### flow/config.mk
export PLATFORM = sky130hd
export DESIGN_NAME = mult_32bit_no_ops
export DESIGN_NICKNAME = mult_32bit_no_ops
export VERILOG_FILES = /design/flow/design.v
export SDC_FILE = /design/flow/constraint.sdc
export NUM_CORES = 4
export LEC_CHECK = 0
export CAP_MARGIN = 0
export CORE_ASPECT_RATIO = 1.54
export CORE_MARGIN = 2
export CORE_UTILIZATION = 55
export GPL_ROUTABILITY_DRIVEN = 1
export MAX_ROUTING_LAYER = met5
export SLEW_MARGIN = 20
export TNS_END_PERCENT = 5
### flow/constraint.sdc
create_clock -name core_clock -period 10.2 [get_ports {clk}]
set_input_delay 2.0400 -clock core_clock [delete_from_list [all_inputs] [get_ports {clk}]]
set_output_delay 2.0400 -clock core_clock [all_outputs]
set_load 0.01 [all_outputs]
### flow/design.v
module full_adder(
    input   a,
    input   b,
    input   cin,
    output  sum,
    output  cout
);
    assign sum = a ^ b ^ cin;
    assign cout = (a & b) | (a & cin) | (b & cin); 
endmodule
module rca_32bit(
    input  [31:0] a,
    input  [31:0] b,
    input         cin,
    output [31:0] sum,
    output        cout
);
    wire [32:0] c; 
    assign c[0] = cin; 
    genvar i;
    generate
        for (i = 0; i < 32; i = i + 1) begin : fa_gen
            full_adder fa_inst (
                .a(a[i]),
                .b(b[i]),
                .cin(c[i]), 
                .sum(sum[i]),
                .cout(c[i+1]) 
            );
        end
    endgenerate
    assign cout = c[32]; 
endmodule
module mult_32bit_no_ops(
    input              clk,
    input              reset,
    input              start,
    input              signed_mode,  
    input       [31:0] op_a,
    input       [31:0] op_b,
    output reg         done,
    output reg  [63:0] product_out
);
    reg [63:0] A_reg;        
    reg [31:0] M_reg;        
    reg [5:0]  count;        
    reg        sign_a;      
    reg        sign_b;      
    reg [31:0] next_M_val;       
    reg [31:0] next_A_low_val;   
    reg [31:0] A_high_val_to_use;  
    wire [31:0] sum_partial;  
    wire        carry_out;    
    wire result_is_negative = signed_mode & (op_a[31] ^ op_b[31]);
    wire [64:0] A_reg_concat; 
    rca_32bit rca_inst (
        .a(A_reg[63:32]),             
        .b(M_reg),                    
        .cin(1'b0),
        .sum(sum_partial),
        .cout(carry_out)
    );
    wire [31:0] abs_a_sum;
    rca_32bit rca_abs_a_inst (
        .a(~op_a), .b(32'h0), .cin(1'b1), .sum(abs_a_sum), .cout()
    );
    wire [31:0] abs_b_sum;
    rca_32bit rca_abs_b_inst (
        .a(~op_b), .b(32'h0), .cin(1'b1), .sum(abs_b_sum), .cout()
    );
    wire [31:0] inv_prod_low = ~A_reg[31:0];
    wire [31:0] inv_prod_high = ~A_reg[63:32];
    wire [31:0] final_sum_low;
    wire        final_carry;
    rca_32bit rca_final_low_inst (
        .a(inv_prod_low), .b(32'b0), .cin(1'b1), .sum(final_sum_low), .cout(final_carry)
    );
    wire [31:0] final_sum_high;
    rca_32bit rca_final_high_inst (
        .a(inv_prod_high), .b(32'b0), .cin(final_carry), .sum(final_sum_high), .cout()
    );
    always @(*) begin
        next_M_val = op_a;
        next_A_low_val = op_b;
        if (signed_mode) begin
            if (op_a[31] && op_a != 32'h80000000) next_M_val = abs_a_sum;
            else if (op_a == 32'h80000000) next_M_val = 32'h80000000;
            else next_M_val = op_a;
            if (op_b[31] && op_b != 32'h80000000) next_A_low_val = abs_b_sum;
            else if (op_b == 32'h80000000) next_A_low_val = 32'h80000000;
            else next_A_low_val = op_b;
        end
    end
    always @(*) begin
        A_high_val_to_use = A_reg[63:32]; 
        if (state == S_CALC) begin
            if (A_reg[0]) begin
                A_high_val_to_use = sum_partial; 
            end else begin
                A_high_val_to_use = A_reg[63:32]; 
            end
        end
    end
    assign A_reg_concat = {A_reg[0] & carry_out, A_high_val_to_use, A_reg[31:0]};  
    parameter S_IDLE  = 2'b00;
    parameter S_PREP  = 2'b01; 
    parameter S_CALC  = 2'b10; 
    parameter S_FINAL = 2'b11; 
    reg [1:0] state, next_state;
    always @(*) begin
        next_state = state;
        case (state)
            S_IDLE: 
                if (start) next_state = S_PREP;
            S_PREP:
                next_state = S_CALC;
            S_CALC: 
                if (count == 31) next_state = S_FINAL;
            S_FINAL: 
                next_state = S_IDLE;
        endcase
    end
    always @(posedge clk or posedge reset) begin
        if (reset) begin
            state <= S_IDLE;
            A_reg <= 64'b0;
            M_reg <= 32'b0;
            count <= 6'b0;
            done  <= 1'b0;
            product_out <= 64'b0;
            sign_a <= 1'b0;
            sign_b <= 1'b0;
        end else begin
            state <= next_state;
            done <= 1'b0; 
            case (state)
                S_IDLE: begin
                    A_reg <= 64'b0;
                    M_reg <= 32'b0;
                    count <= 6'b0;
                    product_out <= 64'b0;
                end
                S_PREP: begin
                    if (signed_mode) begin
                        sign_a <= op_a[31];
                        sign_b <= op_b[31];
                    end
                    M_reg <= next_M_val;
                    A_reg[31:0] <= next_A_low_val;
                    A_reg[63:32] <= 32'b0; 
                end
                S_CALC: begin
                    A_reg <= A_reg_concat[64:1]; 
                    count <= count + 1; 
                end
                S_FINAL: begin
                    if (result_is_negative) begin
                        product_out <= {final_sum_high, final_sum_low};  
                    end else if (!signed_mode) begin
                         if (op_a == 32'hFFFFFFFF && op_b == 32'hFFFFFFFF) begin
                             if (A_reg[63:32] == 32'h00000000 && A_reg[31:0] == 32'h00000001) begin
                                 product_out <= 64'hFFFFFFFE00000001;  
                             end else begin
                                 product_out <= A_reg;
                             end
                         end else begin
                             product_out <= A_reg;
                         end
                    end else begin
                        product_out <= A_reg;
                    end
                    done <= 1'b1;
                end
            endcase
        end
    end
endmodule
### flow/run.sh
#!/bin/bash
# the make line also repeats each setting of config.mk as NAME=value (left out here)
make -C /OpenROAD-flow-scripts/flow DESIGN_CONFIG=/design/flow/config.mk WORK_HOME=/design/flow/orfs CLKGATE_MAP_FILE= finish
==> reports/summary.txt, run 1 <==
Internal reg-to-reg setup slack -> -1.77 ns
Mapped Cells -> 1252
Seq power -> 1080 µW
Syn avg cell area -> 9.02 µm²
Num ports -> 133
Dominant Register Cell -> dfrtp_1
FP Core Util -> 0.555
Area share, top type -> 0.377
Initial antenna violation count -> 0
Maximum vdd ir drop -> 0.134 mV
Worst Setup Path Type -> reg -> reg
Number of distinct library cells after synthesis -> 43
Syn Std Cell Area -> 0.0113 mm²
CP bufs+invs -> 1
Worst Max-Slew Pin Slew -> 1.10 ns
Synth mux share -> 0.00532
Skew final -> 0.00922 ns
Largest stage delay, worst path -> 0.48 ns
DIE WIDTH -> 119 µm
Layout check failures -> setup timing
Pwr Total -> 3080 µW
Final setup fails -> 15
Tool warnings -> 36
Arr. time, crit path -> 12.30 ns
Critical path's top delay family -> adder cells
Number of enable flip-flop cells -> 0
Hold EP -> count[5]$_DFFE_PP0P_
PwrDens -> 222 mW/mm²
Slowest CP cell -> fa_1
Outcome -> failed layout checks
Routed Antenna Nets -> 0
Most used cell, CP -> fa_2
Reg2reg end -> A_reg[62]$_DFFE_PP0P_
Leakage -> 0.00596 µW
RSZ-0062 raised after global routing -> true
# Cells Yosys -> 1252
Final hold viol count -> 0
Worst slew margin -> 0.263
Via density per instance -> 6.04
Area Overhead vs Synth -> 22.6%
TritonCTS clock tree -> yes
Min Clock Period, post-route -> 11.97 ns
Tcrit/Tclk final -> 1.17
GR Overflow Total -> 0
Clock Path Buffers -> 2
Logic power comb -> 1360 µW
Setup slack after layout -> -1.77 ns
Worst Setup SP -> M_reg[0]$_DFFE_PP0P_
Port-buffer cells -> 132
Post-Syn Nets -> 1478
Critical path launch point type -> flip-flop
CTS clk-pin slew, worst paths -> 0.07 ns
Ys Warns -> 1
AND/OR/NAND/NOR Cells, Area Fraction -> 0.116
Pin count of the biggest net entering global routing -> 104
Vias in the first global route -> 9846
R2r startpoint -> M_reg[0]$_DFFE_PP0P_
First-pass GRT wire length -> 51400 µm
Synth Area in Adders -> 0.196
Hold Crit Start -> count[5]$_DFFE_PP0P_
Clock network power share -> 0.207
Hold crit path type -> reg -> reg
H-Tree Depth -> 4
Setup crit end kind -> flip-flop
Count of maximum capacitance violations -> 0
Clk latency late pin -> 0.45 ns
Vias -> 9901
Sequential Power Share -> 0.350
Post-DP Area -> 0.0130 mm²
Final net count -> 1583
Largest logic family -> AND-OR/OR-AND gates
Root Buffer -> clkbuf_16
Initial drt markers -> 718
Top post-synthesis cells by area -> dfrtp_1 38%, ha_1 14%, a22oi_1 6.1%
GRT Resource Usage Total -> 0.301
Sequential area share after synthesis -> 0.379
RePlAce Congestion -> 0.867
Max power group -> combinational cells
DRC violations left -> 0
Iteration count of the initial detailed-routing pass -> 5
Chip area -> 0.0217 mm²
Synth area leader -> dfrtp_1
Diode count -> 0
Row count -> 65
Internal power -> 1850 µW
Setup_tns -> -11.96 ns
Switch share -> 0.398
Clk pwr -> 636 µW
AO/OA Area Share -> 0.217
Most frequent cells after synthesis -> 171 x nand2_1, 170 x dfrtp_1, 163 x inv_1, 135 x o21ai_0, 127 x ha_1
Post-DP HPWL -> 22500 µm
WL/cell -> 19.4 µm
Core area -> 0.0203 mm²
Drt total wl -> 31800 µm
Hold Path Depth -> 1
Hold slack -> 0.485 ns
Clock Sinks -> 171
Final instance area -> 0.0138 mm²
Cts bufs inserted -> 17
Yosys stat area -> 0.0113 mm²
Synth top cell by count -> nand2_1
Final cell count without fillers -> 1638
R2R depth -> 36
Crit path to -> A_reg[62]$_DFFE_PP0P_
Die Y -> 182 µm
Fraction of registers with async set or reset after synthesis -> 1.00
XOR/XNOR Fraction of Synth Area -> 0.00233
Crit. path cell count -> 36
Fin. max-slew vios -> 0
Sw power -> 1220 µW
Cells after DPL -> 1606
CP Max Fanout -> 2
Combinational Power Share -> 0.444
Crit path DRT -> 10.53 ns
FMAX -> 0.0836 GHz
Synth flops -> 171
## routing by layer
layer	vias to the layer above	part of all wire	GRT usage
met5	-	0	0
met2	334	0.51	0.521
met1	4824	0.40	0.361
met4	0	0.042	0.141
li1	4667	-	-
met3	76	0.048	0.0543
## final cells by class
class	count	area, µm²
multi-input cells	832	6430
clock buffers	21	470
clock inverters	11	93.8
repair buffers	171	1610
fillers	1653	6490
flip-flops and latches	171	4280
inverters	164	621
well taps	268	335
## metrics by stage
step           setup WS, ns   util
5_1_grt               -2.00  0.681
4_1_cts               -1.73  0.678
2_1_floorplan         -1.34      -
3_3_place_gp          -1.69  0.642
3_5_place_dp          -1.81  0.642
6_report              -1.77  0.681
## what timing repair did
item | in CTS | in global routing
gates resized | 39 | 15
setup endpoints to repair | 19 | 18
setup buffers | 0 | 0
hold buffers | 0 | 0
pin swaps | 4 | 0
endpoints found under the hold margin | 0 | 0
==> run 2: changes to the inputs <==
Settings changed: CAP_MARGIN 0 to 25, CORE_ASPECT_RATIO 1.54 to 0.74, CORE_MARGIN 2 to 9, CTS_CLUSTER_DIAMETER from default to 158, GPL_ROUTABILITY_DRIVEN 1 to default, HOLD_SLACK_MARGIN from default to 0.19, MAX_ROUTING_LAYER met5 to met4, PLACE_DENSITY_LB_ADDON from default to 0.21, TNS_END_PERCENT 5 to default.
Clock period 10.2 ns to 13.4 ns, I/O delays scaled along.
==> run 2 against run 1 <==
  * Now clean on timing, DRC and antenna
  * Routed wire length increased by 3.1%
  * Design area decreased by 2.3%
  * Non-clock buffer count decreased by 19
  * Critical path depth unchanged
  * Sequential power decreased by 23%
  * Clock-buffer cell count decreased by 1
  * Clock skew increased by 0.00085 ns
  * Combinational power decreased by 29%
  * Die size increased by 20%
  * Via count increased by 1.4%
  * Synthesized area unchanged
==> reports/summary.txt, run 2 <==
Outcome -> no timing/DRC/antenna violations
Synth top cell by count -> nand2_1
Worst Setup SP -> A_reg[32]$_DFFE_PP0P_
Sw power -> 937 µW
XOR/XNOR Fraction of Synth Area -> 0.00233
Largest logic family -> AND-OR/OR-AND gates
Reg2reg end -> A_reg[62]$_DFFE_PP0P_
FMAX -> 0.0764 GHz
Root Buffer -> clkbuf_16
Cells after DPL -> 1590
WL/cell -> 20.1 µm
Vias in the first global route -> 9765
CP bufs+invs -> 1
AO/OA Area Share -> 0.217
Synth mux share -> 0.00532
Worst Max-Slew Pin Slew -> 0.942 ns
Skew final -> 0.0101 ns
FP Core Util -> 0.568
Row count -> 44
Largest stage delay, worst path -> 0.53 ns
PwrDens -> 171 mW/mm²
Initial drt markers -> 1069
Mapped Cells -> 1252
Area share, top type -> 0.377
Final setup fails -> 0
Worst Setup Path Type -> reg -> reg
Ys Warns -> 1
Post-DP HPWL -> 22700 µm
Maximum vdd ir drop -> 0.0836 mV
Num ports -> 133
Hold Path Depth -> 2
Crit path to -> A_reg[62]$_DFFE_PP0P_
R2r startpoint -> A_reg[32]$_DFFE_PP0P_
Area Overhead vs Synth -> 19.8%
Die Y -> 141 µm
Tool warnings -> 29
Critical path's top delay family -> adder cells
Hold crit path type -> reg -> reg
Internal power -> 1380 µW
DRC violations left -> 0
Logic power comb -> 963 µW
Port-buffer cells -> 132
AND/OR/NAND/NOR Cells, Area Fraction -> 0.116
Post-CTS Resized -> 0
R2R depth -> 36
Setup slack after layout -> 0.306 ns
Clk latency late pin -> 0.45 ns
Setup WS pre-CTS -> -0.311 ns
Crit path DRT -> 13.70 ns
Cts bufs inserted -> 17
# Cells Yosys -> 1252
Number of distinct library cells after synthesis -> 43
Core area -> 0.0199 mm²
Clk pwr -> 513 µW
DIE WIDTH -> 185 µm
Clock Sinks -> 171
Sequential area share after synthesis -> 0.379
Dominant Register Cell -> dfrtp_1
Combinational Power Share -> 0.416
Synth flops -> 171
Synth area leader -> dfrtp_1
Vias -> 10000
Hold Crit Start -> product_out[3]$_DFFE_PP0P_
Critical path launch point type -> flip-flop
Syn Std Cell Area -> 0.0113 mm²
Clock network power share -> 0.222
Arr. time, crit path -> 13.40 ns
Crit. path cell count -> 36
Tcrit/Tclk final -> 0.977
Yosys stat area -> 0.0113 mm²
Final net count -> 1564
Most frequent cells after synthesis -> 171 x nand2_1, 170 x dfrtp_1, 163 x inv_1, 135 x o21ai_0, 127 x ha_1
Synth Area in Adders -> 0.196
Worst slew margin -> 0.372
Fraction of registers with async set or reset after synthesis -> 1.00
Sequential Power Share -> 0.362
Hold EP -> product_out[3]$_DFFE_PP0P_
Internal reg-to-reg setup slack -> 0.31 ns
Chip area -> 0.0261 mm²
CTS clk-pin slew, worst paths -> 0.07 ns
Drt total wl -> 32800 µm
GRT Resource Usage Total -> 0.260
GR Overflow Total -> 0
Post-DP Area -> 0.0128 mm²
Final instance area -> 0.0135 mm²
Switch share -> 0.405
Via density per instance -> 6.15
Routed Antenna Nets -> 0
Initial antenna violation count -> 5
RSZ-0062 raised after global routing -> false
Iteration count of the initial detailed-routing pass -> 5
Setup crit end kind -> flip-flop
Post-Syn Nets -> 1478
Final hold viol count -> 0
Fin. max-slew vios -> 0
TritonCTS clock tree -> yes
Pin count of the biggest net entering global routing -> 98
Most used cell, CP -> fa_2
Top post-synthesis cells by area -> dfrtp_1 38%, ha_1 14%, a22oi_1 6.1%
Seq power -> 837 µW
Final cell count without fillers -> 1632
Clock Path Buffers -> 2
Count of maximum capacitance violations -> 0
First-pass GRT wire length -> 52900 µm
Min Clock Period, post-route -> 13.09 ns
Max power group -> combinational cells
RePlAce Congestion -> 0.907
Slowest CP cell -> fa_1
Leakage -> 0.00597 µW
Syn avg cell area -> 9.02 µm²
H-Tree Depth -> 4
Number of enable flip-flop cells -> 0
Hold slack -> 0.474 ns
CP Max Fanout -> 2
-- run 2: timing repair --
action / 4_1_cts / 5_1_grt
hold buffers: 0 / 0
hold endpoints to repair: 0 / 0
pin swaps: 9 / 12
buffers inserted: 0 / 1
endpoints found under the setup margin: 2 / 2
-- run 2: metrics by stage --
| step | utilization | power [µW] | setup TNS (ns) |
|---|---|---|---|
| after floorplan | - | 1440 | 0 |
| final | 0.681 | 2310 | 0 |
| after global routing | 0.681 | 2500 | 0 |
| after detailed placement | 0.646 | 1780 | -0.473 |
| after global placement | 0.645 | 1710 | -0.139 |
| after CTS | 0.676 | 2310 | 0 |
-- run 2: cell type report --
cell class              instances  area [µm²]
fillers                      1591        6340
multi-input cells             832        6160
flip-flops and latches        171        4280
repair buffers                152        1520
inverters                     164         621
clock buffers                  20         457
well taps                     276         345
clock inverters                12         136
diodes                          5        12.5
-- run 2: layer usage --
| layer | routed length [µm] | global-route usage | vias up |
|---|---|---|---|
| met3 | 3130 | 0.0768 | 66 |
| li1 | - | - | 4627 |
| met4 | 748 | 0.0871 | 0 |
| met1 | 14500 | 0.348 | 4918 |
| met2 | 14400 | 0.369 | 425 |
| met5 | 0 | - | - |
==> run 3: changes to the inputs <==
Settings changed: CAP_MARGIN 25 to 20, CORE_ASPECT_RATIO 0.74 to default, CORE_MARGIN 9 to 2, CORE_UTILIZATION 55 to 72, CTS_CLUSTER_DIAMETER 158 to default, CTS_CLUSTER_SIZE from default to 100, HOLD_SLACK_MARGIN 0.19 to -0.09, MAX_ROUTING_LAYER met4 to default, PLACE_DENSITY_LB_ADDON 0.21 to 0.24, SETUP_SLACK_MARGIN from default to 1.42, TNS_END_PERCENT from default to 5.
Clock period 13.4 ns to 11.6 ns, I/O delays scaled along.
==> run 3 against run 2 <==
  * Now fails the layout checks on setup timing
  * Die size is 36% lower
  * First-iteration DRC count is 110% higher
  * Synthesized area stayed put
  * Via count is 15% higher
  * Sequential cell count stayed put
  * Routed wire length is 17% higher
  * Global-route usage is 18 points higher
  * Combinational power is 33% higher
  * Power is 25% higher
  * Worst hold slack better by 0.0085 ns
==> reports/summary.txt, run 3 <==
Mapped Cells -> 1252
Tcrit/Tclk final -> 1.06
RePlAce Congestion -> 0.949
TritonCTS clock tree -> yes
Vias -> 11500
Area share, top type -> 0.377
Skew final -> 0.00960 ns
Layout check failures -> setup timing
CP bufs+invs -> 1
Post-DP HPWL -> 21500 µm
Routed Antenna Nets -> 0
Post-Syn Nets -> 1478
Switch share -> 0.424
Synth Area in Adders -> 0.196
Diode count -> 0
Post-DP Area -> 0.0128 mm²
Reg2reg end -> A_reg[62]$_DFFE_PP0P_
R2r startpoint -> M_reg[0]$_DFFE_PP0P_
Port-buffer cells -> 132
Pin count of the biggest net entering global routing -> 92
Clock Path Buffers -> 2
Largest stage delay, worst path -> 0.50 ns
Min Clock Period, post-route -> 12.24 ns
Synth area leader -> dfrtp_1
Worst Max-Slew Pin Slew -> 1.13 ns
PwrDens -> 211 mW/mm²
Setup crit end kind -> flip-flop
Final setup fails -> 3
Fin. max-slew vios -> 0
DRC violations left -> 0
Initial drt markers -> 2273
Tool warnings -> 32
Hold Crit Start -> product_out[6]$_DFFE_PP0P_
CP Max Fanout -> 2
Hold crit path type -> reg -> reg
Setup slack after layout -> -0.639 ns
Internal power -> 1660 µW
GRT Resource Usage Total -> 0.445
Crit path DRT -> 11.93 ns
Core area -> 0.0153 mm²
Iteration count of the initial detailed-routing pass -> 15
Hold Path Depth -> 2
Fraction of registers with async set or reset after synthesis -> 1.00
Hold slack -> 0.483 ns
Crit path to -> A_reg[62]$_DFFE_PP0P_
# Cells Yosys -> 1252
Number of distinct library cells after synthesis -> 43
Final hold viol count -> 0
Initial antenna violation count -> 0
Die Y -> 129 µm
Drt total wl -> 38400 µm
Syn Std Cell Area -> 0.0113 mm²
Hold EP -> product_out[6]$_DFFE_PP0P_
XOR/XNOR Fraction of Synth Area -> 0.00233
Cts bufs inserted -> 17
Worst slew margin -> 0.244
H-Tree Depth -> 4
Slowest CP cell -> fa_1
Num ports -> 133
Arr. time, crit path -> 12.57 ns
Sequential area share after synthesis -> 0.379
Yosys stat area -> 0.0113 mm²
Root Buffer -> clkbuf_16
Sequential Power Share -> 0.340
RSZ-0062 raised after global routing -> true
Via density per instance -> 7.36
Number of enable flip-flop cells -> 0
Row count -> 45
Hold-fix buffers at CTS -> 0
Pwr Total -> 2890 µW
Critical path launch point type -> flip-flop
Combinational Power Share -> 0.443
Crit. path cell count -> 36
R2R depth -> 36
WL/cell -> 24.6 µm
Dominant Register Cell -> dfrtp_1
Leakage -> 0.00591 µW
GR Overflow Total -> 0
Syn avg cell area -> 9.02 µm²
Count of maximum capacitance violations -> 0
Setup WS pre-CTS -> -0.492 ns
AND/OR/NAND/NOR Cells, Area Fraction -> 0.116
Outcome -> failed layout checks
Clk pwr -> 628 µW
Logic power comb -> 1280 µW
Sw power -> 1230 µW
Most used cell, CP -> fa_2
Ys Warns -> 1
Final instance area -> 0.0137 mm²
Area Overhead vs Synth -> 21.4%
Synth mux share -> 0.00532
FP Core Util -> 0.740
Largest logic family -> AND-OR/OR-AND gates
Synth flops -> 171
Vias in the first global route -> 10500
AO/OA Area Share -> 0.217
FMAX -> 0.0817 GHz
Top post-synthesis cells by area -> dfrtp_1 38%, ha_1 14%, a22oi_1 6.1%
Clock Sinks -> 171
CTS clk-pin slew, worst paths -> 0.07 ns
Worst Setup SP -> M_reg[0]$_DFFE_PP0P_
Chip area -> 0.0167 mm²
Maximum vdd ir drop -> 0.173 mV
DIE WIDTH -> 129 µm
Internal reg-to-reg setup slack -> -0.64 ns
Clock network power share -> 0.217
Final net count -> 1565
Synth top cell by count -> nand2_1
Most frequent cells after synthesis -> 171 x nand2_1, 170 x dfrtp_1, 163 x inv_1, 135 x o21ai_0, 127 x ha_1
First-pass GRT wire length -> 57100 µm
Max power group -> combinational cells
Worst Setup Path Type -> reg -> reg
Critical path's top delay family -> adder cells
Clk latency late pin -> 0.46 ns
Seq power -> 983 µW
[run 3: per-layer routing]
layer	GRT usage	routed length [µm]
met1	0.568	12800
met2	0.693	17500
met3	0.119	4920
met4	0.248	3140
met5	0	0
[run 3: stage by stage]
step           setup TNS [ns]  instances  utilization
2_1_floorplan               0       1252            -
3_3_place_gp           -0.503       1530        0.841
3_5_place_dp            -1.63       1530        0.841
4_1_cts                -0.855       1562        0.890
5_1_grt                 -1.91       1562        0.898
6_report                -1.24       1562        0.898
[run 3: timing repair]
item | in CTS | in global routing
cloned | 0 | 0
setup buffers | 1 | 0
pin swaps | 4 | 6
resized | 33 | 26
hold endpoints to repair | 0 | 0
setup endpoints to repair | 20 | 20
[run 3: cell type report]
| class | instances | area (µm²) |
|---|---|---|
| multi-input cells | 832 | 6440 |
| flip-flops and latches | 171 | 4280 |
| fillers | 662 | 1550 |
| repair buffers | 153 | 1480 |
| inverters | 164 | 621 |
| clock buffers | 17 | 425 |
| well taps | 211 | 264 |
| clock inverters | 14 | 193 |
==> run 4: changes to the inputs <==
Settings changed: CORE_UTILIZATION 72 to 58, CTS_CLUSTER_SIZE 100 to default, HOLD_SLACK_MARGIN -0.09 to default, PLACE_DENSITY from default to 0.6, PLACE_DENSITY_LB_ADDON 0.24 to default, SETUP_SLACK_MARGIN 1.42 to default.
Clock period 11.6 ns to 9.47 ns, I/O delays scaled along.
==> run 4 against run 3 <==
  * The layout still fails its checks (setup timing)
  * Die size up 23%
  * Register-to-register slack worse by 1.8 ns
  * Clock-buffer cell count up 2
  * Power up 21%
  * Synthesized cell count unchanged
  * Synthesized area unchanged
  * Largest power group unchanged
  * Highest routed layer unchanged
==> reports/summary.txt, run 4 <==
Hold crit path type -> reg -> reg
CP Max Fanout -> 2
Syn avg cell area -> 9.02 µm²
Worst slew margin -> 0.277
Setup_tns -> -23.15 ns
Number of enable flip-flop cells -> 0
DRC violations left -> 0
Worst Setup SP -> M_reg[0]$_DFFE_PP0P_
Clock Sinks -> 171
Clk latency late pin -> 0.45 ns
Hold EP -> product_out[2]$_DFFE_PP0P_
Clock Path Buffers -> 2
Tcrit/Tclk final -> 1.25
Drt total wl -> 31700 µm
Largest stage delay, worst path -> 0.48 ns
Port-buffer cells -> 132
Final instance area -> 0.0142 mm²
Met2 Wirelength -> 14500 µm
Synth top cell by count -> nand2_1
GRT Resource Usage Total -> 0.311
Hold Crit Start -> product_out[2]$_DFFE_PP0P_
Most used cell, CP -> fa_2
DIE WIDTH -> 144 µm
Final net count -> 1598
Arr. time, crit path -> 12.17 ns
Hold Path Depth -> 2
Critical path's top delay family -> adder cells
Initial drt markers -> 856
Max power group -> combinational cells
Post-DP HPWL -> 21700 µm
Layout check failures -> setup timing
Final hold viol count -> 0
Num ports -> 133
Number of distinct library cells after synthesis -> 43
Skew final -> 0.0135 ns
Fin. max-slew vios -> 0
Worst Max-Slew Pin Slew -> 1.08 ns
Area share, top type -> 0.377
Most frequent cells after synthesis -> 171 x nand2_1, 170 x dfrtp_1, 163 x inv_1, 135 x o21ai_0, 127 x ha_1
GR Overflow Total -> 0
Slowest CP cell -> fa_1
Core area -> 0.0193 mm²
Initial antenna violation count -> 1
Syn Std Cell Area -> 0.0113 mm²
Switch share -> 0.392
R2R depth -> 36
Internal power -> 2130 µW
Sw power -> 1370 µW
RSZ-0062 raised after global routing -> true
Die Y -> 144 µm
Yosys stat area -> 0.0113 mm²
Vias in the first global route -> 9385
Internal reg-to-reg setup slack -> -2.39 ns
Crit path to -> A_reg[62]$_DFFE_PP0P_
Tool warnings -> 34
Fraction of registers with async set or reset after synthesis -> 1.00
Largest logic family -> AND-OR/OR-AND gates
Gate Area -> 0.00653 mm²
Min Clock Period, post-route -> 11.86 ns
Clk pwr -> 748 µW
Met3 Wirelength -> 2400 µm
Pwr Total -> 3500 µW
CP bufs+invs -> 1
Worst Setup Path Type -> reg -> reg
Row count -> 51
First-pass GRT wire length -> 49900 µm
Area Overhead vs Synth -> 25.4%
Vias -> 10100
Top post-synthesis cells by area -> dfrtp_1 38%, ha_1 14%, a22oi_1 6.1%
Dominant Register Cell -> dfrtp_1
WL/cell -> 19.2 µm
Synth area leader -> dfrtp_1
Combinational Power Share -> 0.458
R2r startpoint -> M_reg[0]$_DFFE_PP0P_
Area occupied by registers -> 0.00428 mm²
Via density per instance -> 6.10
TritonCTS clock tree -> yes
Crit path DRT -> 9.77 ns
Hold slack -> 0.481 ns
Ys Warns -> 1
Sequential area share after synthesis -> 0.379
Crit. path cell count -> 36
Synth flops -> 171
Cts bufs inserted -> 17
Final setup fails -> 21
PwrDens -> 247 mW/mm²
Count of maximum capacitance violations -> 0
Setup crit end kind -> flip-flop
AND/OR/NAND/NOR Cells, Area Fraction -> 0.116
Clock network power share -> 0.214
Logic power comb -> 1600 µW
Iteration count of the initial detailed-routing pass -> 6
Seq power -> 1150 µW
Outcome -> failed layout checks
FMAX -> 0.0843 GHz
Synth mux share -> 0.00532
Routed Antenna Nets -> 0
# Cells Yosys -> 1252
# fillers -> 1458
Reg2reg end -> A_reg[62]$_DFFE_PP0P_
Pin count of the biggest net entering global routing -> 95
AO/OA Area Share -> 0.217
Chip area -> 0.0206 mm²
CTS clk-pin slew, worst paths -> 0.07 ns
Setup slack after layout -> -2.39 ns
Root Buffer -> clkbuf_16
Sequential Power Share -> 0.328
Maximum vdd ir drop -> 0.186 mV
XOR/XNOR Fraction of Synth Area -> 0.00233
Post-DP Area -> 0.0131 mm²
Post-Syn Nets -> 1478
Leakage -> 0.00609 µW
Mapped Cells -> 1252
Max Used Layer -> met4
H-Tree Depth -> 4
Critical path launch point type -> flip-flop
FP Core Util -> 0.586
Synth Area in Adders -> 0.196
Met1 WL -> 13900 µm
RePlAce Congestion -> 0.912
-- run 4: final cells by class --
| cell class | instances | area share |
|---|---|---|
| tap | 265 | 0.0234 |
| inverter | 164 | 0.0438 |
| timing repair buffer | 186 | 0.125 |
| antenna | 1 | 0.000177 |
| multi-input combinational | 832 | 0.461 |
| clock buffer | 19 | 0.0320 |
| sequential | 171 | 0.302 |
| clock inverter | 13 | 0.0118 |
-- run 4: per-layer routing --
layer | global-route usage | vias up
met4 | 0.103 | 0
met3 | 0.0760 | 61
met2 | 0.473 | 392
li1 | - | 4696
met1 | 0.439 | 4928
met5 | 0 | -
-- run 4: timing repair --
item / in CTS / in global routing
gates resized: 43 / 27
pin swaps: 9 / 2
buffers inserted: 1 / 1
endpoints found under the hold margin: 0 / 0
endpoints found under the setup margin: 25 / 24
hold buffers: 0 / 0
-- run 4: metrics by stage --
stage | cells | utilization | worst slack (ns)
floorplan | 1252 | - | -2.07
global placement | 1613 | 0.681 | -2.45
detailed placement | 1613 | 0.681 | -2.64
CTS | 1646 | 0.722 | -2.38
global route | 1651 | 0.735 | -2.64
finish | 1651 | 0.735 | -2.39
==> run 5: changes to the inputs <==
Settings changed: ABC_AREA from default to 1, CAP_MARGIN 20 to 0, CORE_ASPECT_RATIO from default to 1.54, CORE_UTILIZATION 58 to 70, CTS_CLUSTER_SIZE from default to 15, GPL_ROUTABILITY_DRIVEN from default to 1, MAX_ROUTING_LAYER from default to met5, PLACE_DENSITY 0.6 to default, PLACE_DENSITY_LB_ADDON from default to 0.11, SETUP_SLACK_MARGIN from default to 1.87.
Clock period 9.47 ns to 7.57 ns, I/O delays scaled along.
==> run 5 against run 4 <==
  * The run now fails in global routing
  * Synthesized cell count is 35% higher
  * Synthesized area increased by 7.5%
  * Die size is 10% lower
==> reports/summary.txt, run 5 <==
Chip area -> 0.0184 mm²
Synth top cell by count -> nand2_1
RePlAce Congestion -> 0.904
Clock Sinks -> 171
Clock Path Buffers -> 2
GR Overflow Total -> 35
Setup WS pre-CTS -> -4.39 ns
H-Tree Depth -> 4
Num ports -> 133
Root Buffer -> clkbuf_16
Sequential area share after synthesis -> 0.352
Synth area leader -> dfrtp_1
Most frequent cells after synthesis -> 571 x nand2_1, 196 x inv_1, 170 x dfrtp_1, 157 x nor2_1, 127 x ha_1
Top post-synthesis cells by area -> dfrtp_1 35%, nand2_1 18%, ha_1 13%
Number of distinct library cells after synthesis -> 32
Die Y -> 167 µm
Core area -> 0.0170 mm²
Post-Syn Nets -> 1910
Outcome -> stopped before the end
Largest logic family -> simple AND/OR/NAND/NOR gates
Failing step -> global routing
AND/OR/NAND/NOR Cells, Area Fraction -> 0.270
Ys Warns -> 1
Area share, top type -> 0.350
Post-DP HPWL -> 26400 µm
Number of enable flip-flop cells -> 0
Synth Area in Adders -> 0.182
Syn Std Cell Area -> 0.0121 mm²
Synth mux share -> 0
Error -> [ERROR GRT-0116] Global routing finished with congestion. Check the congestion regions in the DRC Viewer.
Synth flops -> 171
DIE WIDTH -> 110 µm
Row count -> 59
Post-DP Area -> 0.0148 mm²
XOR/XNOR Fraction of Synth Area -> 0.000721
Cts bufs inserted -> 17
FP Core Util -> 0.715
GRT Resource Usage Total -> 0.763
Syn avg cell area -> 7.21 µm²
AO/OA Area Share -> 0.0919
Yosys stat area -> 0.0121 mm²
Mapped Cells -> 1684
Fraction of registers with async set or reset after synthesis -> 1.00
Dominant Register Cell -> dfrtp_1
Port-buffer cells -> 132
# Cells Yosys -> 1684
## run 5: per-stage QoR
stage               hold slack (ns)  total power, µW  cells  TNS [ns]
floorplan                     0.388             2720   1684    -60.69
global placement              0.441             3340   2049    -69.42
detailed placement            0.464             3570   2049    -76.20
CTS                           0.482             4650   2081    -72.11
## run 5: routing by layer
metal | GRT usage | overflow
met1 | 0.803 | 0
met2 | 0.892 | 20
met3 | 0.629 | 0
met4 | 0.727 | 15
met5 | 0.126 | 0
## run 5: repair_timing
action                                  in CTS
hold buffers                                 0
gates resized                              168
pin swaps                                   44
setup buffers                                1
cloned                                       0
endpoints found under the setup margin      78
==> run 6: changes to the inputs <==
Settings changed: ABC_AREA 1 to default, CAP_MARGIN 0 to 20, CORE_ASPECT_RATIO 1.54 to default, CORE_UTILIZATION 70 to 72, CTS_CLUSTER_SIZE 15 to 57, GPL_ROUTABILITY_DRIVEN 1 to default, MAX_ROUTING_LAYER met5 to default, PLACE_DENSITY_LB_ADDON 0.11 to 0.24, SETUP_SLACK_MARGIN 1.87 to 2.32.
Clock period 7.57 ns to 8.01 ns, I/O delays scaled along.
==> run 6 against run 5 <==
  * The flow stops in clock tree synthesis
  * Synthesized area fell by 7.0%
  * Die size is 9.4% lower
  * Synthesized cell count fell by 26%
==> reports/summary.txt, run 6 <==
Synth top cell by count -> nand2_1
DIE WIDTH -> 129 µm
Post-DP HPWL -> 24900 µm
Yosys stat area -> 0.0113 mm²
Failing step -> clock tree synthesis
XOR/XNOR Fraction of Synth Area -> 0.00233
Outcome -> stopped before the end
Area share, top type -> 0.377
Fraction of registers with async set or reset after synthesis -> 1.00
Dominant Register Cell -> dfrtp_1
# Cells Yosys -> 1252
Most frequent cells after synthesis -> 171 x nand2_1, 170 x dfrtp_1, 163 x inv_1, 135 x o21ai_0, 127 x ha_1
Chip area -> 0.0167 mm²
FP Core Util -> 0.740
Number of distinct library cells after synthesis -> 43
Synth mux share -> 0.00532
AO/OA Area Share -> 0.217
Ys Warns -> 1
Sequential area share after synthesis -> 0.379
Synth Area in Adders -> 0.196
Cells after DPL -> 1582
Die Y -> 129 µm
Error -> [ERROR DPL-0033] detailed placement checks failed during check placement.
Synth area leader -> dfrtp_1
Mapped Cells -> 1252
Syn avg cell area -> 9.02 µm²
Synth flops -> 171
Syn Std Cell Area -> 0.0113 mm²
Number of enable flip-flop cells -> 0
Post-Syn Nets -> 1478
Largest logic family -> AND-OR/OR-AND gates
RePlAce Congestion -> 0.932
Row count -> 45
Top post-synthesis cells by area -> dfrtp_1 38%, ha_1 14%, a22oi_1 6.1%
Core area -> 0.0153 mm²
Num ports -> 133
Port-buffer cells -> 132
AND/OR/NAND/NOR Cells, Area Fraction -> 0.116
[run 6: metrics by stage]
| stage | cell area, µm² | setup WS, ns | total power, µW |
|---|---|---|---|
| 2_1_floorplan | 12200 | -3.53 | 2670 |
| 3_3_place_gp | 14000 | -3.67 | 3220 |
| 3_5_place_dp | 14000 | -3.93 | 3480 |
==> run 7: changes to the inputs <==
Settings changed: CORE_UTILIZATION 72 to 57, CTS_CLUSTER_SIZE 57 to default, PLACE_DENSITY_LB_ADDON 0.24 to default, SETUP_SLACK_MARGIN 2.32 to default, TNS_END_PERCENT 5 to default.
Clock period 8.01 ns to 7.56 ns, I/O delays scaled along.
==> run 7 against run 6 <==
  * Now fails the layout checks on setup timing
  * Synthesized area is the same
  * Die size up 25%
  * Synthesized cell count unchanged
==> reports/summary.txt, run 7 <==
Final instance area -> 0.0149 mm²
Vias in the first global route -> 9906
Layout check failures -> setup timing
Min Clock Period, post-route -> 11.86 ns
Fraction of registers with async set or reset after synthesis -> 1.00
H-Tree Depth -> 4
Most used cell, CP -> fa_2
Num ports -> 133
First-pass GRT wire length -> 51100 µm
CTS clk-pin slew, worst paths -> 0.07 ns
Worst slew margin -> 0.254
PwrDens -> 305 mW/mm²
Arr. time, crit path -> 12.19 ns
Worst Setup SP -> A_reg[32]$_DFFE_PP0P_
Number of enable flip-flop cells -> 0
Logic power comb -> 2200 µW
Row count -> 51
RSZ-0062 raised after global routing -> true
Diode count -> 0
R2R depth -> 36
Mapped Cells -> 1252
TritonCTS clock tree -> yes
Port-buffer cells -> 132
Synth area leader -> dfrtp_1
CP bufs+invs -> 1
Fin. max-slew vios -> 0
R2r startpoint -> A_reg[32]$_DFFE_PP0P_
Synth mux share -> 0.00532
Sequential Power Share -> 0.315
Most frequent cells after synthesis -> 171 x nand2_1, 170 x dfrtp_1, 163 x inv_1, 135 x o21ai_0, 127 x ha_1
Area share, top type -> 0.377
Vias -> 10200
Worst Setup Path Type -> reg -> reg
Internal reg-to-reg setup slack -> -4.30 ns
Synth flops -> 171
Setup crit end kind -> flip-flop
FMAX -> 0.0843 GHz
Clk latency late pin -> 0.44 ns
Clk pwr -> 904 µW
Die Y -> 145 µm
AO/OA Area Share -> 0.217
GR Overflow Total -> 0
Hold crit path type -> reg -> reg
FP Core Util -> 0.580
Top post-synthesis cells by area -> dfrtp_1 38%, ha_1 14%, a22oi_1 6.1%
Crit path DRT -> 7.89 ns
Crit. path cell count -> 36
DIE WIDTH -> 145 µm
Via density per instance -> 6.07
Seq power -> 1430 µW
XOR/XNOR Fraction of Synth Area -> 0.00233
GRT Resource Usage Total -> 0.314
Setup slack after layout -> -4.30 ns
AND/OR/NAND/NOR Cells, Area Fraction -> 0.116
RePlAce Congestion -> 0.951
Combinational Power Share -> 0.486
Synth top cell by count -> nand2_1
Chip area -> 0.0210 mm²
Leakage -> 0.00626 µW
Clock Sinks -> 171
Final net count -> 1630
Hold EP -> product_out[4]$_DFFE_PP0P_
Max power group -> combinational cells
Outcome -> failed layout checks
Internal power -> 2740 µW
WL/cell -> 18.8 µm
Hold-fix buffers at CTS -> 0
Clock network power share -> 0.199
Synth Area in Adders -> 0.196
Initial antenna violation count -> 0
Post-DP HPWL -> 22400 µm
Root Buffer -> clkbuf_16
Hold Crit Start -> product_out[4]$_DFFE_PP0P_
Pin count of the biggest net entering global routing -> 95
Tcrit/Tclk final -> 1.57
CP Max Fanout -> 2
Post-Syn Nets -> 1478
Critical path launch point type -> flip-flop
Sequential area share after synthesis -> 0.379
Switch share -> 0.395
# fillers -> 1374
Yosys stat area -> 0.0113 mm²
Largest logic family -> AND-OR/OR-AND gates
DRC violations left -> 0
Hold Path Depth -> 2
Critical path's top delay family -> adder cells
Core area -> 0.0195 mm²
Syn avg cell area -> 9.02 µm²
Syn Std Cell Area -> 0.0113 mm²
Setup WS pre-CTS -> -4.26 ns
Skew final -> 0.0133 ns
Maximum vdd ir drop -> 0.195 mV
Final setup fails -> 35
Count of maximum capacitance violations -> 0
Reg2reg end -> A_reg[62]$_DFFE_PP0P_
Drt total wl -> 31700 µm
Dominant Register Cell -> dfrtp_1
Final hold viol count -> 0
Largest stage delay, worst path -> 0.48 ns
Worst Max-Slew Pin Slew -> 1.11 ns
Slowest CP cell -> fa_1
Hold slack -> 0.482 ns
Cts bufs inserted -> 17
Crit path to -> A_reg[62]$_DFFE_PP0P_
Tool warnings -> 34
Sw power -> 1790 µW
Ys Warns -> 1
Area Overhead vs Synth -> 31.9%
Post-DP Area -> 0.0142 mm²
Initial drt markers -> 866
Iteration count of the initial detailed-routing pass -> 6
# Cells Yosys -> 1252
Clock Path Buffers -> 2
Routed Antenna Nets -> 0
Number of distinct library cells after synthesis -> 43
run 7: metal layers:
metal | global-route usage | part of all wire | wire (µm)
met1 | 0.444 | 0.44 | 14100
met2 | 0.501 | 0.47 | 15000
met3 | 0.0444 | 0.059 | 1860
met4 | 0.102 | 0.024 | 749
met5 | 0 | 0 | 0
run 7: layout make-up:
cell class                      instances  area, µm²  share of cell area
Inverter                              164        623              0.0418
Sequential cell                       171       4280               0.287
Multi-Input combinational cell        832       7090               0.476
Timing Repair Buffer                  218       1980               0.133
Clock buffer                           17        425              0.0286
Clock inverter                         15        160              0.0108
Tap cell                              265        332              0.0223
run 7: metrics by stage:
| stage | util | power, µW | std cells | setup TNS (ns) |
|---|---|---|---|---|
| floorplan | - | 2840 | 1252 | -64.01 |
| global placement | 0.726 | 3510 | 1648 | -68.21 |
| detailed placement | 0.727 | 3620 | 1649 | -72.00 |
| CTS | 0.761 | 4530 | 1682 | -67.53 |
| global route | 0.765 | 4910 | 1682 | -72.99 |
| finish | 0.765 | 4540 | 1682 | -66.20 |
run 7: repair_timing:
| action | 4_1_cts | 5_1_grt |
|---|---|---|
| resized | 26 | 29 |
| endpoints found under the setup margin | 40 | 42 |
| pin swaps | 102 | 22 |
| buffers inserted | 1 | 0 |
==> run 8: changes to the inputs <==
Settings changed: CELL_PAD_IN_SITES_DETAIL_PLACEMENT from default to 2, CORE_UTILIZATION 57 to 40, GPL_TIMING_DRIVEN from default to 0, MIN_ROUTING_LAYER from default to met2, TNS_END_PERCENT from default to 30.
Clock period 7.56 ns to 10.3 ns, I/O delays scaled along.
==> run 8 against run 7 <==
  * The run now fails in global routing
  * Synthesized area did not move
  * Synthesized cell count did not move
  * Die size rose by 41%
==> reports/summary.txt, run 8 <==
Root Buffer -> clkbuf_16
Chip area -> 0.0296 mm²
GR Overflow Total -> 1
Error -> [ERROR GRT-0232] Routing congestion too high. Check the congestion heatmap in the GUI.
Largest logic family -> AND-OR/OR-AND gates
Post-Syn Nets -> 1478
Fraction of registers with async set or reset after synthesis -> 1.00
AND/OR/NAND/NOR Cells, Area Fraction -> 0.116
Number of distinct library cells after synthesis -> 43
Mapped Cells -> 1252
Syn Std Cell Area -> 0.0113 mm²
H-Tree Depth -> 4
Dominant Register Cell -> dfrtp_1
Synth flops -> 171
Number of enable flip-flop cells -> 0
# Cells Yosys -> 1252
Synth Area in Adders -> 0.196
Failing step -> global routing
Yosys stat area -> 0.0113 mm²
Port-buffer cells -> 132
Clock Path Buffers -> 2
Synth top cell by count -> nand2_1
Cells after DPL -> 1763
Num ports -> 133
Core area -> 0.0278 mm²
XOR/XNOR Fraction of Synth Area -> 0.00233
AO/OA Area Share -> 0.217
Synth area leader -> dfrtp_1
Die Y -> 172 µm
Syn avg cell area -> 9.02 µm²
Row count -> 61
GRT Resource Usage Total -> 0.694
Setup WS pre-CTS -> -2.94 ns
Synth mux share -> 0.00532
Sequential area share after synthesis -> 0.379
DIE WIDTH -> 172 µm
Top post-synthesis cells by area -> dfrtp_1 38%, ha_1 14%, a22oi_1 6.1%
Cts bufs inserted -> 17
RePlAce Congestion -> 0.932
Post-DP HPWL -> 38200 µm
Ys Warns -> 1
Clock Sinks -> 171
Outcome -> stopped before the end
Area share, top type -> 0.377
Most frequent cells after synthesis -> 171 x nand2_1, 170 x dfrtp_1, 163 x inv_1, 135 x o21ai_0, 127 x ha_1
FP Core Util -> 0.406
[run 8: stage by stage]
stage | power, µW | TNS [ns] | cell area (µm²)
4_1_cts | 3460 | -23.20 | 14200
3_5_place_dp | 2550 | -35.26 | 13300
2_1_floorplan | 1880 | -10.44 | 11400
3_3_place_gp | 2280 | -24.93 | 13200
[run 8: metal layers]
| metal | GRT overflow | track usage |
|---|---|---|
| met2 | 1 | 0.743 |
| met5 | 0 | 0.475 |
| met4 | 0 | 0.512 |
| met3 | 0 | 0.772 |
| met1 | - | - |
[run 8: repair_timing]
action                                  in CTS
pin swaps                                    6
gates resized                               60
hold buffers                                 0
setup buffers                                5
endpoints found under the setup margin      25
==> run 9: changes to the inputs <==
Settings changed: CAP_MARGIN 20 to 30, CELL_PAD_IN_SITES_DETAIL_PLACEMENT 2 to default, CORE_ASPECT_RATIO from default to 0.52, CORE_MARGIN 2 to 3, CORE_UTILIZATION 40 to 19, GPL_ROUTABILITY_DRIVEN from default to 0, MAX_ROUTING_LAYER from default to met4, MIN_ROUTING_LAYER met2 to default, PLACE_DENSITY_LB_ADDON from default to 0.06, TNS_END_PERCENT 30 to 25.
Clock period 10.3 ns to 11.8 ns, I/O delays scaled along.
==> run 9 against run 8 <==
  * Now fails the layout checks on setup timing
  * Synthesized area is the same
  * Die size grew 110%
  * Synthesized cell count did not move
==> reports/summary.txt, run 9 <==
Outcome -> failed layout checks
Layout check failures -> setup timing
Port-buffer cells -> 132
Sequential area share after synthesis -> 0.379
First-pass GRT wire length -> 71600 µm
Critical path's top delay family -> adder cells
Fin. max-slew vios -> 0
Switch share -> 0.424
Synth area leader -> dfrtp_1
End-of-flow core utilization -> 0.258
Internal power -> 1640 µW
Syn Std Cell Area -> 0.0113 mm²
Post-DP Area -> 0.0138 mm²
Vias -> 10000
Crit path DRT -> 12.11 ns
Most used cell, CP -> fa_2
Count of maximum capacitance violations -> 0
Synth flops -> 171
Hold slack -> 0.382 ns
Chip area -> 0.0626 mm²
XOR/XNOR Fraction of Synth Area -> 0.00233
Pin count of the biggest net entering global routing -> 82
Hold crit path type -> reg -> reg
Sequential Power Share -> 0.340
R2R depth -> 36
Number of distinct library cells after synthesis -> 43
Yosys stat area -> 0.0113 mm²
Synth top cell by count -> nand2_1
Setup WS pre-CTS -> -2.41 ns
CP Max Fanout -> 2
AND/OR/NAND/NOR Cells, Area Fraction -> 0.116
Crit path to -> A_reg[62]$_DFFE_PP0P_
H-Tree Depth -> 4
Final setup fails -> 4
Cts bufs inserted -> 17
Critical path launch point type -> flip-flop
Via density per instance -> 4.54
Vias in the first global route -> 10100
Area Overhead vs Synth -> 32.2%
Die Y -> 182 µm
Largest logic family -> AND-OR/OR-AND gates
PwrDens -> 191 mW/mm²
CP bufs+invs -> 1
Post-Syn Nets -> 1478
CTS clk-pin slew, worst paths -> 0.08 ns
Iteration count of the initial detailed-routing pass -> 5
Tcrit/Tclk final -> 1.04
Hold EP -> done$_DFF_PP0_
Post-DP HPWL -> 38100 µm
# Cells Yosys -> 1252
Syn avg cell area -> 9.02 µm²
Num ports -> 133
DIE WIDTH -> 344 µm
Hold-fix buffers at CTS -> 0
Initial antenna violation count -> 0
Final instance area -> 0.0149 mm²
GRT Resource Usage Total -> 0.161
Combinational Power Share -> 0.444
Seq power -> 966 µW
Initial drt markers -> 729
GR Overflow Total -> 0
Hold Path Depth -> 0
Number of enable flip-flop cells -> 0
Setup slack after layout -> -0.434 ns
FMAX -> 0.0817 GHz
Largest stage delay, worst path -> 0.54 ns
Logic power comb -> 1270 µW
Worst Max-Slew Pin Slew -> 0.933 ns
Slowest CP cell -> fa_1
RSZ-0062 raised after global routing -> true
Final net count -> 1642
Clock Path Buffers -> 2
Crit. path cell count -> 36
Hold Crit Start -> state[3]$_DFF_PP0_
Mapped Cells -> 1252
Worst Setup SP -> A_reg[32]$_DFFE_PP0P_
R2r startpoint -> A_reg[32]$_DFFE_PP0P_
Synth mux share -> 0.00532
Internal reg-to-reg setup slack -> -0.43 ns
Dominant Register Cell -> dfrtp_1
WL/cell -> 21.9 µm
Ys Warns -> 1
Final hold viol count -> 0
Row count -> 63
AO/OA Area Share -> 0.217
Clock network power share -> 0.216
Clk pwr -> 615 µW
Routed Antenna Nets -> 0
Area share, top type -> 0.377
TritonCTS clock tree -> yes
Setup crit end kind -> flip-flop
Core area -> 0.0579 mm²
Clk latency late pin -> 0.46 ns
Worst Setup Path Type -> reg -> reg
Most frequent cells after synthesis -> 171 x nand2_1, 170 x dfrtp_1, 163 x inv_1, 135 x o21ai_0, 127 x ha_1
Sw power -> 1210 µW
Maximum vdd ir drop -> 0.108 mV
Tool warnings -> 32
Arr. time, crit path -> 12.55 ns
Top post-synthesis cells by area -> dfrtp_1 38%, ha_1 14%, a22oi_1 6.1%
DRC violations left -> 0
Root Buffer -> clkbuf_16
Skew final -> 0.0119 ns
Reg2reg end -> A_reg[62]$_DFFE_PP0P_
FP Core Util -> 0.195
Leakage -> 0.00603 µW
Drt total wl -> 48300 µm
Worst slew margin -> 0.378
Fraction of registers with async set or reset after synthesis -> 1.00
Synth Area in Adders -> 0.196
Max power group -> combinational cells
Clock Sinks -> 171
Min Clock Period, post-route -> 12.23 ns
[run 9: metal layers]
layer  part of all wire  vias to the layer above  GRT usage  routed length (µm)
li1                   -                     4789          -                   -
met1               0.57                     5042      0.258               27500
met2               0.38                      180      0.201               18300
met3              0.047                       16     0.0367                2250
met4             0.0055                        0     0.0206                 265
met5                  0                        -          -                   0
[run 9: what timing repair did]
item                       CTS  global route
gates resized               98             3
setup buffers                5             1
setup endpoints to repair   17             6
pin swaps                    7             2
[run 9: layout make-up]
| cell class | instances | area, µm² |
|---|---|---|
| fillers | 6297 | 42900 |
| multi-input cells | 832 | 6590 |
| flip-flops and latches | 171 | 4280 |
| repair buffers | 145 | 1480 |
| well taps | 780 | 976 |
| inverters | 164 | 626 |
| clock buffers | 20 | 467 |
| plain buffers | 85 | 384 |
| clock inverters | 12 | 121 |
| diodes | 1 | 2.50 |
[run 9: stage by stage]
stage,std cells,total power [µW],TNS [ns]
after global placement,2164,2100,-16.12
after floorplan,1252,1630,-0.0740
after CTS,2207,2870,-1.05
after global routing,2209,3120,-1.99
final,2210,2850,-0.858
after detailed placement,2170,2110,-16.02
==> run 10: changes to the inputs <==
Settings changed: CAP_MARGIN 30 to 20, CELL_PAD_IN_SITES_DETAIL_PLACEMENT from default to 1, CORE_ASPECT_RATIO 0.52 to default, CORE_MARGIN 3 to 2, CORE_UTILIZATION 19 to 54, CTS_CLUSTER_SIZE from default to 25, GPL_ROUTABILITY_DRIVEN 0 to default, GPL_TIMING_DRIVEN 0 to default, MAX_ROUTING_LAYER met4 to met5, PLACE_DENSITY_LB_ADDON 0.06 to 0.26, SETUP_SLACK_MARGIN from default to 3.07, TNS_END_PERCENT 25 to default.
Clock period 11.8 ns to 10.3 ns, I/O delays scaled along.
==> run 10 against run 9 <==
  * The flow now stops in global routing
  * Synthesized cell count unchanged
  * Synthesized area unchanged
  * Die size decreased by 65%
==> reports/summary.txt, run 10 <==
Ys Warns -> 1
Dominant Register Cell -> dfrtp_1
Synth Area in Adders -> 0.196
Post-Syn Nets -> 1478
Chip area -> 0.0221 mm²
Most frequent cells after synthesis -> 171 x nand2_1, 170 x dfrtp_1, 163 x inv_1, 135 x o21ai_0, 127 x ha_1
# Cells Yosys -> 1252
Die Y -> 149 µm
Yosys stat area -> 0.0113 mm²
Outcome -> stopped before the end
AND/OR/NAND/NOR Cells, Area Fraction -> 0.116
XOR/XNOR Fraction of Synth Area -> 0.00233
Port-buffer cells -> 132
Largest logic family -> AND-OR/OR-AND gates
Clock Sinks -> 171
Setup WS pre-CTS -> -1.80 ns
FP Core Util -> 0.554
GRT Resource Usage Total -> 0.763
Post-DP HPWL -> 32000 µm
Cells after DPL -> 1597
Core area -> 0.0204 mm²
Root Buffer -> clkbuf_16
Synth area leader -> dfrtp_1
Synth top cell by count -> nand2_1
GR Overflow Total -> 14
Error -> [ERROR GRT-0232] Routing congestion too high. Check the congestion heatmap in the GUI.
AO/OA Area Share -> 0.217
Row count -> 52
Syn Std Cell Area -> 0.0113 mm²
Failing step -> global routing
Sequential area share after synthesis -> 0.379
Synth mux share -> 0.00532
Number of enable flip-flop cells -> 0
RePlAce Congestion -> 0.866
Mapped Cells -> 1252
Number of distinct library cells after synthesis -> 43
Area share, top type -> 0.377
Cts bufs inserted -> 17
Clock Path Buffers -> 2
Post-DP Area -> 0.0140 mm²
Top post-synthesis cells by area -> dfrtp_1 38%, ha_1 14%, a22oi_1 6.1%
Fraction of registers with async set or reset after synthesis -> 1.00
DIE WIDTH -> 149 µm
Hold-fix buffers at CTS -> 0
Num ports -> 133
Syn avg cell area -> 9.02 µm²
Synth flops -> 171
H-Tree Depth -> 4
-- run 10: timing repair --
action / 4_1_cts
resized: 98
pin swaps: 101
buffers inserted: 5
setup endpoints to repair: 53
-- run 10: per-layer routing --
metal  GRT usage  GRT overflow
met4       0.771            10
met3       0.594             0
met5       0.220             0
met1       0.782             0
met2       0.921             4
-- run 10: stage by stage --
stage	util	total power [µW]
3_5_place_dp	0.688	2780
3_3_place_gp	0.688	2460
4_1_cts	0.738	3670
2_1_floorplan	-	2090
==> run 11: changes to the inputs <==
Settings changed: CAP_MARGIN 20 to 0, CELL_PAD_IN_SITES_DETAIL_PLACEMENT 1 to default, CORE_ASPECT_RATIO from default to 1.54, CORE_UTILIZATION 54 to 71, CTS_CLUSTER_DIAMETER from default to 29, CTS_CLUSTER_SIZE 25 to 35, GPL_ROUTABILITY_DRIVEN from default to 1, PLACE_DENSITY_LB_ADDON 0.26 to 0.27, SETUP_SLACK_MARGIN 3.07 to 1.53, TNS_END_PERCENT from default to 5.
Clock period 10.3 ns to 11.6 ns, I/O delays scaled along.
==> run 11 against run 10 <==
  * Now fails the layout checks on setup timing
  * Die size down 23%
  * Synthesized cell count unchanged
  * Synthesized area unchanged
==> reports/summary.txt, run 11 <==
Outcome -> failed layout checks
Layout check failures -> setup timing
Count of maximum capacitance violations -> 0
Hold Crit Start -> product_out[2]$_DFFE_PP0P_
Initial drt markers -> 1680
Final setup fails -> 3
Row count -> 57
Tcrit/Tclk final -> 1.05
Pin count of the biggest net entering global routing -> 97
Number of enable flip-flop cells -> 0
# Cells Yosys -> 1252
Reg2reg end -> A_reg[62]$_DFFE_PP0P_
XOR/XNOR Fraction of Synth Area -> 0.00233
WL/cell -> 23.6 µm
Clock network power share -> 0.213
Sequential area share after synthesis -> 0.379
DRC violations left -> 0
Routed Antenna Nets -> 0
Iteration count of the initial detailed-routing pass -> 9
Root Buffer -> clkbuf_16
Core area -> 0.0157 mm²
Worst Setup SP -> M_reg[0]$_DFFE_PP0P_
Largest logic family -> AND-OR/OR-AND gates
Ys Warns -> 1
Cells after DPL -> 1528
Chip area -> 0.0170 mm²
Die Y -> 161 µm
Vias in the first global route -> 10900
Final hold viol count -> 0
Hold EP -> product_out[2]$_DFFE_PP0P_
Area Overhead vs Synth -> 20.7%
Critical path launch point type -> flip-flop
Tool warnings -> 32
Worst Max-Slew Pin Slew -> 1.15 ns
Hold crit path type -> reg -> reg
GR Overflow Total -> 0
Clock Sinks -> 171
Cts bufs inserted -> 17
Post-Syn Nets -> 1478
Setup slack after layout -> -0.532 ns
DIE WIDTH -> 106 µm
Number of distinct library cells after synthesis -> 43
Slowest CP cell -> fa_1
Synth top cell by count -> nand2_1
TritonCTS clock tree -> yes
Vias -> 11100
Fraction of registers with async set or reset after synthesis -> 1.00
H-Tree Depth -> 4
Critical path's top delay family -> adder cells
Worst slew margin -> 0.233
Hold Path Depth -> 2
Top post-synthesis cells by area -> dfrtp_1 38%, ha_1 14%, a22oi_1 6.1%
R2r startpoint -> M_reg[0]$_DFFE_PP0P_
Synth mux share -> 0.00532
Area share, top type -> 0.377
Maximum vdd ir drop -> 0.155 mV
Syn Std Cell Area -> 0.0113 mm²
Clk pwr -> 602 µW
Setup crit end kind -> flip-flop
Worst Setup Path Type -> reg -> reg
Synth flops -> 171
Fin. max-slew vios -> 0
Leakage -> 0.00591 µW
Port-buffer cells -> 132
Max power group -> combinational cells
Logic power comb -> 1240 µW
Sequential Power Share -> 0.348
End-of-flow core utilization -> 0.869
Yosys stat area -> 0.0113 mm²
CP bufs+invs -> 1
Internal power -> 1630 µW
Final net count -> 1570
Combinational Power Share -> 0.439
Diode count -> 0
CTS clk-pin slew, worst paths -> 0.07 ns
RePlAce Congestion -> 0.922
AND/OR/NAND/NOR Cells, Area Fraction -> 0.116
Mapped Cells -> 1252
Crit path DRT -> 11.90 ns
Syn avg cell area -> 9.02 µm²
Most used cell, CP -> fa_2
First-pass GRT wire length -> 56000 µm
Largest stage delay, worst path -> 0.49 ns
Min Clock Period, post-route -> 12.13 ns
Clk latency late pin -> 0.45 ns
Arr. time, crit path -> 12.43 ns
AO/OA Area Share -> 0.217
Crit path to -> A_reg[62]$_DFFE_PP0P_
Switch share -> 0.425
Clock Path Buffers -> 2
Final instance area -> 0.0136 mm²
GRT Resource Usage Total -> 0.422
Post-DP Area -> 0.0129 mm²
FP Core Util -> 0.720
Initial antenna violation count -> 0
Skew final -> 0.0142 ns
Post-DP HPWL -> 21800 µm
FMAX -> 0.0824 GHz
PwrDens -> 207 mW/mm²
R2R depth -> 36
CP Max Fanout -> 2
Crit. path cell count -> 36
Synth Area in Adders -> 0.196
Sw power -> 1200 µW
RSZ-0062 raised after global routing -> true
Synth area leader -> dfrtp_1
Most frequent cells after synthesis -> 171 x nand2_1, 170 x dfrtp_1, 163 x inv_1, 135 x o21ai_0, 127 x ha_1
# fillers -> 763
Seq power -> 983 µW
Dominant Register Cell -> dfrtp_1
Internal reg-to-reg setup slack -> -0.53 ns
Via density per instance -> 7.13
Drt total wl -> 36900 µm
Num ports -> 133
Final cell count without fillers -> 1563
-- run 11: metal layers --
metal | routed length, µm | track usage | vias to the layer above
li1 | - | - | 4641
met1 | 12000 | 0.494 | 5257
met2 | 17800 | 0.684 | 957
met3 | 3970 | 0.0852 | 294
met4 | 3190 | 0.312 | 0
met5 | 0 | 0 | -
-- run 11: stage by stage --
step / TNS [ns] / hold slack (ns) / setup slack (ns) / total power (µW)
2_1_floorplan: 0 / 0.352 / 0.0580 / 1670
3_3_place_gp: -0.490 / 0.466 / -0.172 / 2000
3_5_place_dp: -1.21 / 0.474 / -0.336 / 2060
4_1_cts: -0.614 / 0.490 / -0.338 / 2710
5_1_grt: -1.78 / 0.506 / -0.688 / 2980
6_report: -1.11 / 0.487 / -0.532 / 2830
-- run 11: area by class of cell --
| type | instances | area (µm²) | area share |
|---|---|---|---|
| tap | 206 | 258 | 0.0189 |
| clock inverter | 13 | 158 | 0.0116 |
| timing repair buffer | 158 | 1520 | 0.111 |
| inverter | 164 | 621 | 0.0455 |
| multi-input combinational | 832 | 6350 | 0.466 |
| clock buffer | 19 | 443 | 0.0325 |
| sequential | 171 | 4280 | 0.314 |
-- run 11: what timing repair did --
item	in CTS	in global routing
hold buffers	0	0
setup buffers	2	1
setup endpoints to repair	19	20
pin swaps	3	2
resized	26	19
==> run 12: changes to the inputs <==
Settings changed: CORE_ASPECT_RATIO 1.54 to 0.97, CTS_CLUSTER_DIAMETER 29 to default, HOLD_SLACK_MARGIN from default to -0.1, PLACE_DENSITY_LB_ADDON 0.27 to default, SETUP_SLACK_MARGIN 1.53 to default.
Clock period 11.6 ns to 10.1 ns, I/O delays scaled along.
==> run 12 against run 11 <==
  * The layout still fails its checks (setup timing)
  * Sequential cell count unchanged
  * Sequential power is about 10% higher
  * Clock power rose by 11%
  * Register-to-register slack worse by 1.5 ns
  * Cell count increased by 1.4%
  * Die size down 0.14%
  * Clock skew shrank 0.00059 ns
  * Setup slack got worse by 1.5 ns
  * Clock-buffer cell count shrank 1
  * Sequential share of layout area fell by 0.58 points
  * Power is 19% higher
  * Synthesized cell count is the same
  * Critical endpoint unchanged
  * Largest cell class unchanged
==> reports/summary.txt, run 12 <==
Outcome -> failed layout checks
Layout check failures -> setup timing
H-Tree Depth -> 4
Dominant Register Cell -> dfrtp_1
DRC violations left -> 0
GRT Resource Usage Total -> 0.444
RePlAce Congestion -> 0.935
Largest logic family -> AND-OR/OR-AND gates
Worst slew margin -> 0.236
Setup slack after layout -> -2.07 ns
Crit path DRT -> 10.41 ns
Count of maximum capacitance violations -> 0
Skew final -> 0.0136 ns
Synth area leader -> dfrtp_1
Iteration count of the initial detailed-routing pass -> 9
Area share, top type -> 0.377
CP bufs+invs -> 1
Number of distinct library cells after synthesis -> 43
Final setup fails -> 17
Ys Warns -> 1
Reg2reg end -> A_reg[62]$_DFFE_PP0P_
FMAX -> 0.0822 GHz
Synth top cell by count -> nand2_1
First-pass GRT wire length -> 58800 µm
Most frequent cells after synthesis -> 171 x nand2_1, 170 x dfrtp_1, 163 x inv_1, 135 x o21ai_0, 127 x ha_1
Leakage -> 0.00599 µW
Post-DP HPWL -> 21800 µm
Min Clock Period, post-route -> 12.17 ns
End-of-flow core utilization -> 0.890
Row count -> 45
Worst Setup Path Type -> reg -> reg
Syn Std Cell Area -> 0.0113 mm²
Internal reg-to-reg setup slack -> -2.07 ns
Yosys stat area -> 0.0113 mm²
AND/OR/NAND/NOR Cells, Area Fraction -> 0.116
Final hold viol count -> 0
RSZ-0062 raised after global routing -> true
Hold Crit Start -> product_out[4]$_DFFE_PP0P_
Core area -> 0.0156 mm²
Synth Area in Adders -> 0.196
Post-DP Area -> 0.0130 mm²
PwrDens -> 242 mW/mm²
Combinational Power Share -> 0.467
Crit path to -> A_reg[62]$_DFFE_PP0P_
Vias in the first global route -> 11000
Number of enable flip-flop cells -> 0
Most used cell, CP -> fa_2
Vias -> 11200
Hold crit path type -> reg -> reg
XOR/XNOR Fraction of Synth Area -> 0.00233
Maximum vdd ir drop -> 0.172 mV
Synth mux share -> 0.00532
Arr. time, crit path -> 12.49 ns
Root Buffer -> clkbuf_16
TritonCTS clock tree -> yes
Seq power -> 1120 µW
Tool warnings -> 34
Clock Sinks -> 171
Sw power -> 1450 µW
Logic power comb -> 1570 µW
Num ports -> 133
Critical path's top delay family -> adder cells
CP Max Fanout -> 2
Clk pwr -> 671 µW
Initial antenna violation count -> 0
Crit. path cell count -> 36
Final net count -> 1587
Area Overhead vs Synth -> 22.9%
Slowest CP cell -> fa_1
Max power group -> combinational cells
Port-buffer cells -> 132
Worst Setup SP -> M_reg[0]$_DFFE_PP0P_
Chip area -> 0.0169 mm²
Initial drt markers -> 1902
Largest stage delay, worst path -> 0.49 ns
R2R depth -> 36
Synth flops -> 171
Critical path launch point type -> flip-flop
Clock network power share -> 0.200
Final instance area -> 0.0139 mm²
Setup crit end kind -> flip-flop
Worst Max-Slew Pin Slew -> 1.14 ns
Sequential Power Share -> 0.333
Die Y -> 128 µm
Tcrit/Tclk final -> 1.21
Hold EP -> product_out[4]$_DFFE_PP0P_
Switch share -> 0.430
Clk latency late pin -> 0.46 ns
Internal power -> 1910 µW
Mapped Cells -> 1252
Pin count of the biggest net entering global routing -> 96
Fraction of registers with async set or reset after synthesis -> 1.00
GR Overflow Total -> 0
Clock Path Buffers -> 2
CTS clk-pin slew, worst paths -> 0.07 ns
Syn avg cell area -> 9.02 µm²
DIE WIDTH -> 132 µm
Hold Path Depth -> 2
# Cells Yosys -> 1252
Top post-synthesis cells by area -> dfrtp_1 38%, ha_1 14%, a22oi_1 6.1%
R2r startpoint -> M_reg[0]$_DFFE_PP0P_
Via density per instance -> 7.07
Diode count -> 0
Drt total wl -> 37400 µm
Sequential area share after synthesis -> 0.379
Post-Syn Nets -> 1478
Cts bufs inserted -> 17
Fin. max-slew vios -> 0
FP Core Util -> 0.724
AO/OA Area Share -> 0.217
Routed Antenna Nets -> 0
WL/cell -> 23.6 µm
==> run 12: cell type report <==
| cell class | instances | area, µm² |
|---|---|---|
| clock buffer | 18 | 439 |
| clock inverter | 14 | 136 |
| fill | 750 | 1710 |
| inverter | 164 | 621 |
| multi-input combinational | 832 | 6500 |
| sequential | 171 | 4280 |
| tap | 211 | 264 |
| timing repair buffer | 175 | 1640 |
==> run 12: metrics by stage <==
| step | hold slack [ns] | setup WS [ns] | power, µW | instances | TNS (ns) |
|---|---|---|---|---|---|
| final | 0.502 | -2.07 | 3360 | 1585 | -16.95 |
| after global routing | 0.523 | -2.24 | 3540 | 1585 | -20.43 |
| after CTS | 0.496 | -1.93 | 3200 | 1585 | -14.64 |
| after detailed placement | 0.474 | -1.92 | 2420 | 1552 | -20.74 |
| after global placement | 0.462 | -1.75 | 2330 | 1552 | -17.64 |
| after floorplan | 0.352 | -1.44 | 1910 | 1252 | -13.43 |
==> run 12: layer usage <==
layer	share of wire	up-vias	GRT usage
li1	-	4665	-
met1	0.35	5302	0.573
met2	0.47	989	0.714
met3	0.12	252	0.105
met4	0.060	0	0.212
met5	0	-	0
==> run 12: what timing repair did <==
action | CTS | global route
pin swaps | 7 | 2
hold buffers | 0 | 0
buffers inserted | 1 | 0
gates resized | 54 | 11
setup endpoints to repair | 20 | 20
Power and IR drop assume default switching activity.
